==> juniper: inputs <==
==> flow/design.v <==
`timescale 1ns / 1ps
module HalfAdder(
    input a,  
    input b,  
    output f,  
    output carryOut  
    );
    xor(f, a, b);
    and(carryOut, a, b);
endmodule
`timescale 1ns / 1ps
module FullAdder(
    input a,
    input b,
    input carryIn,
    output sum,
    output carryOut
    );
    wire ha1Sum, ha1CarryOut, ha2CarryOut;
    HalfAdder halfAdder1(a, b, ha1Sum, ha1CarryOut);
    HalfAdder halfAdder2(ha1Sum, carryIn, sum, ha2CarryOut);
    or(carryOut, ha1CarryOut, ha2CarryOut);
endmodule
`timescale 1ns / 1ps
module MultiAnd16(
    input [15:0] a,
    input b,
    output [15:0] c
    );
    and(c[0], a[0], b);
    and(c[1], a[1], b);
    and(c[2], a[2], b);
    and(c[3], a[3], b);
    and(c[4], a[4], b);
    and(c[5], a[5], b);
    and(c[6], a[6], b);
    and(c[7], a[7], b);
    and(c[8], a[8], b);
    and(c[9], a[9], b);
    and(c[10], a[10], b);
    and(c[11], a[11], b);
    and(c[12], a[12], b);
    and(c[13], a[13], b);
    and(c[14], a[14], b);
    and(c[15], a[15], b);
endmodule
`timescale 1ns / 1ps
module MultiAdd15(
    input [14:0] a,
    input [14:0] b,
    input [14:0] carryIn,
    output [14:0] sum,
    output [14:0] carryOut
    );
    FullAdder fa0(a[0], b[0], carryIn[0], sum[0], carryOut[0]);  
    FullAdder fa1(a[1], b[1], carryIn[1], sum[1], carryOut[1]);
    FullAdder fa2(a[2], b[2], carryIn[2], sum[2], carryOut[2]);
    FullAdder fa3(a[3], b[3], carryIn[3], sum[3], carryOut[3]);
    FullAdder fa4(a[4], b[4], carryIn[4], sum[4], carryOut[4]);
    FullAdder fa5(a[5], b[5], carryIn[5], sum[5], carryOut[5]);
    FullAdder fa6(a[6], b[6], carryIn[6], sum[6], carryOut[6]);
    FullAdder fa7(a[7], b[7], carryIn[7], sum[7], carryOut[7]);
    FullAdder fa8(a[8], b[8], carryIn[8], sum[8], carryOut[8]);
    FullAdder fa9(a[9], b[9], carryIn[9], sum[9], carryOut[9]);
    FullAdder fa10(a[10], b[10], carryIn[10], sum[10], carryOut[10]);
    FullAdder fa11(a[11], b[11], carryIn[11], sum[11], carryOut[11]);
    FullAdder fa12(a[12], b[12], carryIn[12], sum[12], carryOut[12]);
    FullAdder fa13(a[13], b[13], carryIn[13], sum[13], carryOut[13]);
    FullAdder fa14(a[14], b[14], carryIn[14], sum[14], carryOut[14]);
endmodule
`timescale 1ns / 1ps
module ArrayMultiplier(
    input [15:0] a,
    input [15:0] b,
    output [31:0] f
    );
    wire [15:0] tmpAnd [0:15];
    wire [14:0] tmpSum [0:14];
    wire [14:0] tmpCarry [0:15];
    MultiAnd16 and0(a, b[0], tmpAnd[0]);
    MultiAnd16 and1(a, b[1], tmpAnd[1]);
    MultiAnd16 and2(a, b[2], tmpAnd[2]);
    MultiAnd16 and3(a, b[3], tmpAnd[3]);
    MultiAnd16 and4(a, b[4], tmpAnd[4]);
    MultiAnd16 and5(a, b[5], tmpAnd[5]);
    MultiAnd16 and6(a, b[6], tmpAnd[6]);
    MultiAnd16 and7(a, b[7], tmpAnd[7]);
    MultiAnd16 and8(a, b[8], tmpAnd[8]);
    MultiAnd16 and9(a, b[9], tmpAnd[9]);
    MultiAnd16 and10(a, b[10], tmpAnd[10]);
    MultiAnd16 and11(a, b[11], tmpAnd[11]);
    MultiAnd16 and12(a, b[12], tmpAnd[12]);
    MultiAnd16 and13(a, b[13], tmpAnd[13]);
    MultiAnd16 and14(a, b[14], tmpAnd[14]);
    MultiAnd16 and15(a, b[15], tmpAnd[15]);
    MultiAdd15 add0(tmpAnd[0][15:1], tmpAnd[1][14:0], 15'd0, tmpSum[0], tmpCarry[0]);
    MultiAdd15 add1({tmpAnd[1][15], tmpSum[0][14:1]}, tmpAnd[2][14:0], tmpCarry[0], tmpSum[1], tmpCarry[1]);
    MultiAdd15 add2({tmpAnd[2][15], tmpSum[1][14:1]}, tmpAnd[3][14:0], tmpCarry[1], tmpSum[2], tmpCarry[2]);
    MultiAdd15 add3({tmpAnd[3][15], tmpSum[2][14:1]}, tmpAnd[4][14:0], tmpCarry[2], tmpSum[3], tmpCarry[3]);
    MultiAdd15 add4({tmpAnd[4][15], tmpSum[3][14:1]}, tmpAnd[5][14:0], tmpCarry[3], tmpSum[4], tmpCarry[4]);
    MultiAdd15 add5({tmpAnd[5][15], tmpSum[4][14:1]}, tmpAnd[6][14:0], tmpCarry[4], tmpSum[5], tmpCarry[5]);
    MultiAdd15 add6({tmpAnd[6][15], tmpSum[5][14:1]}, tmpAnd[7][14:0], tmpCarry[5], tmpSum[6], tmpCarry[6]);
    MultiAdd15 add7({tmpAnd[7][15], tmpSum[6][14:1]}, tmpAnd[8][14:0], tmpCarry[6], tmpSum[7], tmpCarry[7]);
    MultiAdd15 add8({tmpAnd[8][15], tmpSum[7][14:1]}, tmpAnd[9][14:0], tmpCarry[7], tmpSum[8], tmpCarry[8]);
    MultiAdd15 add9({tmpAnd[9][15], tmpSum[8][14:1]}, tmpAnd[10][14:0], tmpCarry[8], tmpSum[9], tmpCarry[9]);
    MultiAdd15 add10({tmpAnd[10][15], tmpSum[9][14:1]}, tmpAnd[11][14:0], tmpCarry[9], tmpSum[10], tmpCarry[10]);
    MultiAdd15 add11({tmpAnd[11][15], tmpSum[10][14:1]}, tmpAnd[12][14:0], tmpCarry[10], tmpSum[11], tmpCarry[11]);
    MultiAdd15 add12({tmpAnd[12][15], tmpSum[11][14:1]}, tmpAnd[13][14:0], tmpCarry[11], tmpSum[12], tmpCarry[12]);
    MultiAdd15 add13({tmpAnd[13][15], tmpSum[12][14:1]}, tmpAnd[14][14:0], tmpCarry[12], tmpSum[13], tmpCarry[13]);
    MultiAdd15 add14({tmpAnd[14][15], tmpSum[13][14:1]}, tmpAnd[15][14:0], tmpCarry[13], tmpSum[14], tmpCarry[14]);
    FullAdder add15(tmpSum[14][1], tmpCarry[14][0], 1'b0, f[16], tmpCarry[15][0]);
    FullAdder add16(tmpSum[14][2], tmpCarry[14][1], tmpCarry[15][0], f[17], tmpCarry[15][1]);
    FullAdder add17(tmpSum[14][3], tmpCarry[14][2], tmpCarry[15][1], f[18], tmpCarry[15][2]);
    FullAdder add18(tmpSum[14][4], tmpCarry[14][3], tmpCarry[15][2], f[19], tmpCarry[15][3]);
    FullAdder add19(tmpSum[14][5], tmpCarry[14][4], tmpCarry[15][3], f[20], tmpCarry[15][4]);
    FullAdder add20(tmpSum[14][6], tmpCarry[14][5], tmpCarry[15][4], f[21], tmpCarry[15][5]);
    FullAdder add21(tmpSum[14][7], tmpCarry[14][6], tmpCarry[15][5], f[22], tmpCarry[15][6]);
    FullAdder add22(tmpSum[14][8], tmpCarry[14][7], tmpCarry[15][6], f[23], tmpCarry[15][7]);
    FullAdder add23(tmpSum[14][9], tmpCarry[14][8], tmpCarry[15][7], f[24], tmpCarry[15][8]);
    FullAdder add24(tmpSum[14][10], tmpCarry[14][9], tmpCarry[15][8], f[25], tmpCarry[15][9]);
    FullAdder add25(tmpSum[14][11], tmpCarry[14][10], tmpCarry[15][9], f[26], tmpCarry[15][10]);
    FullAdder add26(tmpSum[14][12], tmpCarry[14][11], tmpCarry[15][10], f[27], tmpCarry[15][11]);
    FullAdder add27(tmpSum[14][13], tmpCarry[14][12], tmpCarry[15][11], f[28], tmpCarry[15][12]);
    FullAdder add28(tmpSum[14][14], tmpCarry[14][13], tmpCarry[15][12], f[29], tmpCarry[15][13]);
    FullAdder add29(tmpAnd[15][15], tmpCarry[14][14], tmpCarry[15][13], f[30], f[31]);
    assign f[0] = tmpAnd[0][0];
    assign f[1] = tmpSum[0][0];
    assign f[2] = tmpSum[1][0];
    assign f[3] = tmpSum[2][0];
    assign f[4] = tmpSum[3][0];
    assign f[5] = tmpSum[4][0];
    assign f[6] = tmpSum[5][0];
    assign f[7] = tmpSum[6][0];
    assign f[8] = tmpSum[7][0];
    assign f[9] = tmpSum[8][0];
    assign f[10] = tmpSum[9][0];
    assign f[11] = tmpSum[10][0];
    assign f[12] = tmpSum[11][0];
    assign f[13] = tmpSum[12][0];
    assign f[14] = tmpSum[13][0];
    assign f[15] = tmpSum[14][0];
endmodule
`timescale 1ns / 1ps
module RippleAdder8(
    input [7:0] a,
    input [7:0] b,
    input carryIn,
    output [7:0] sum,
    output carryOut
    );
    wire tmpCarry [0:6];
    FullAdder fa0(a[0], b[0], carryIn, sum[0], tmpCarry[0]);  
    FullAdder fa1(a[1], b[1], tmpCarry[0], sum[1], tmpCarry[1]);
    FullAdder fa2(a[2], b[2], tmpCarry[1], sum[2], tmpCarry[2]);
    FullAdder fa3(a[3], b[3], tmpCarry[2], sum[3], tmpCarry[3]);
    FullAdder fa4(a[4], b[4], tmpCarry[3], sum[4], tmpCarry[4]);
    FullAdder fa5(a[5], b[5], tmpCarry[4], sum[5], tmpCarry[5]);
    FullAdder fa6(a[6], b[6], tmpCarry[5], sum[6], tmpCarry[6]);
    FullAdder fa7(a[7], b[7], tmpCarry[6], sum[7], carryOut);  
endmodule
`timescale 1ns / 1ps
module Adder32(
    input [31:0] a,
    input [31:0] b,
    output [31:0] sum,
    output carryOut
    );
    wire tmpCarry [0:2];
    RippleAdder8 add0(a[7:0], b[7:0], 1'b0, sum[7:0], tmpCarry[0]);
    RippleAdder8 add1(a[15:8], b[15:8], tmpCarry[0], sum[15:8], tmpCarry[1]);
    RippleAdder8 add2(a[23:16], b[23:16], tmpCarry[1], sum[23:16], tmpCarry[2]);
    RippleAdder8 add3(a[31:24], b[31:24], tmpCarry[2], sum[31:24], carryOut);
endmodule
`timescale 1ns / 1ps
module MACRegister(
    input clk,
    input rst,
    input [1:0] opcode,
    input [15:0] a,
    input [15:0] b,
    output [31:0] dataOut
    );
    reg [31:0] register;
    assign dataOut = register;
    wire [31:0] product;
    wire [31:0] sum;
    ArrayMultiplier multiplier(a, b, product);
    Adder32 adder(register, product, sum);
    always @ (posedge clk) begin
        if (rst)
            register <= 32'd0;
        else case (opcode)
            2'd1:  
                register <= {a, b};
            2'd2:  
                register <= sum;
        endcase
    end
endmodule
==> flow/run.sh <==
#!/bin/bash
# the make line also repeats each setting of config.mk as NAME=value (left out here)
make -C /OpenROAD-flow-scripts/flow DESIGN_CONFIG=/design/flow/config.mk WORK_HOME=/design/flow/orfs CLKGATE_MAP_FILE= finish
==> flow/config.mk <==
export PLATFORM = sky130hd
export DESIGN_NAME = MACRegister
export DESIGN_NICKNAME = MACRegister
export VERILOG_FILES = /design/flow/design.v
export SDC_FILE = /design/flow/constraint.sdc
export NUM_CORES = 4
export LEC_CHECK = 0
export ABC_AREA = 1
export CAP_MARGIN = 20
export CORE_MARGIN = 2
export CORE_UTILIZATION = 72
export CTS_CLUSTER_DIAMETER = 177
export CTS_CLUSTER_SIZE = 76
export PLACE_DENSITY_LB_ADDON = 0.04
export SETUP_SLACK_MARGIN = -0.93
export SLEW_MARGIN = 20
==> flow/constraint.sdc <==
create_clock -name core_clock -period 11.4 [get_ports {clk}]
set_input_delay 2.2800 -clock core_clock [delete_from_list [all_inputs] [get_ports {clk}]]
set_output_delay 2.2800 -clock core_clock [all_outputs]
set_load 0.01 [all_outputs]
==> fjord (differences from juniper) <==
- ABC_AREA: 1 -> default
- CORE_ASPECT_RATIO: default -> 1.11
- CORE_UTILIZATION: 72 -> 40
- CTS_CLUSTER_DIAMETER: 177 -> default
- CTS_CLUSTER_SIZE: 76 -> default
- MAX_ROUTING_LAYER: default -> met4
- PLACE_DENSITY_LB_ADDON: 0.04 -> default
- SETUP_SLACK_MARGIN: -0.93 -> default
==> flow/constraint.sdc (replaced) <==
create_clock -name core_clock -period 19.0 [get_ports {clk}]
set_input_delay 3.8000 -clock core_clock [delete_from_list [all_inputs] [get_ports {clk}]]
set_output_delay 3.8000 -clock core_clock [all_outputs]
set_load 0.01 [all_outputs]
==> sierra (differences from juniper) <==
- ABC_AREA: 1 -> default
- CORE_UTILIZATION: 72 -> 40
- CTS_CLUSTER_DIAMETER: 177 -> default
- CTS_CLUSTER_SIZE: 76 -> default
- PLACE_DENSITY_LB_ADDON: 0.04 -> default
- SETUP_SLACK_MARGIN: -0.93 -> 1.0
==> flow/constraint.sdc (replaced) <==
create_clock -name core_clock -period 17.7 [get_ports {clk}]
set_input_delay 3.5400 -clock core_clock [delete_from_list [all_inputs] [get_ports {clk}]]
set_output_delay 3.5400 -clock core_clock [all_outputs]
set_load 0.01 [all_outputs]
==> qor summary <==
Result of the run: sierra complete, no violations; juniper failed layout checks; fjord did not finish
Last stage reached: sierra -; juniper -; fjord detailed routing (5_2_route)
Layout check failures: sierra -; juniper setup timing; fjord -
Post-Route WL: sierra 16300 µm; juniper 17900 µm; fjord -
FILL cells: sierra 2146; juniper 858; fjord -
Full die area: sierra 24200 µm²; juniper 14300 µm²; fjord 24200 µm²
Compound-gate portion of the synthesized area: sierra 0.0445; juniper 0.0500; fjord 0.0445
Area inside the core boundary: sierra 22600 µm²; juniper 13100 µm²; fjord 22600 µm²
Signal inverters: sierra 161; juniper 359; fjord -
Number of antenna violations at the first check in global routing: sierra 0; juniper 3; fjord 0
Met1 routing resource usage after global routing: sierra 0.186; juniper 0.325; fjord 0.169
Number of instances in the placed design: sierra 1221; juniper 1354; fjord 1245
Fraction of synthesized cell area taken by the top area cell type: sierra 0.554; juniper 0.530; fjord 0.554
GRT met3 Usage: sierra 0.0203; juniper 0.0287; fjord 0.0168
Library cell appearing most often on the critical path: sierra sky130_fd_sc_hd__fa_2; juniper sky130_fd_sc_hd__fa_2; fjord -
Multi-input combinational gate total: sierra 658; juniper 662; fjord -
Post-detailed-route DRC marker count: sierra 0; juniper 0; fjord -
Total negative slack for setup checks: sierra 0 ns; juniper -32.14 ns; fjord -
Aggregate global-route resource usage: sierra 0.151; juniper 0.281; fjord 0.147
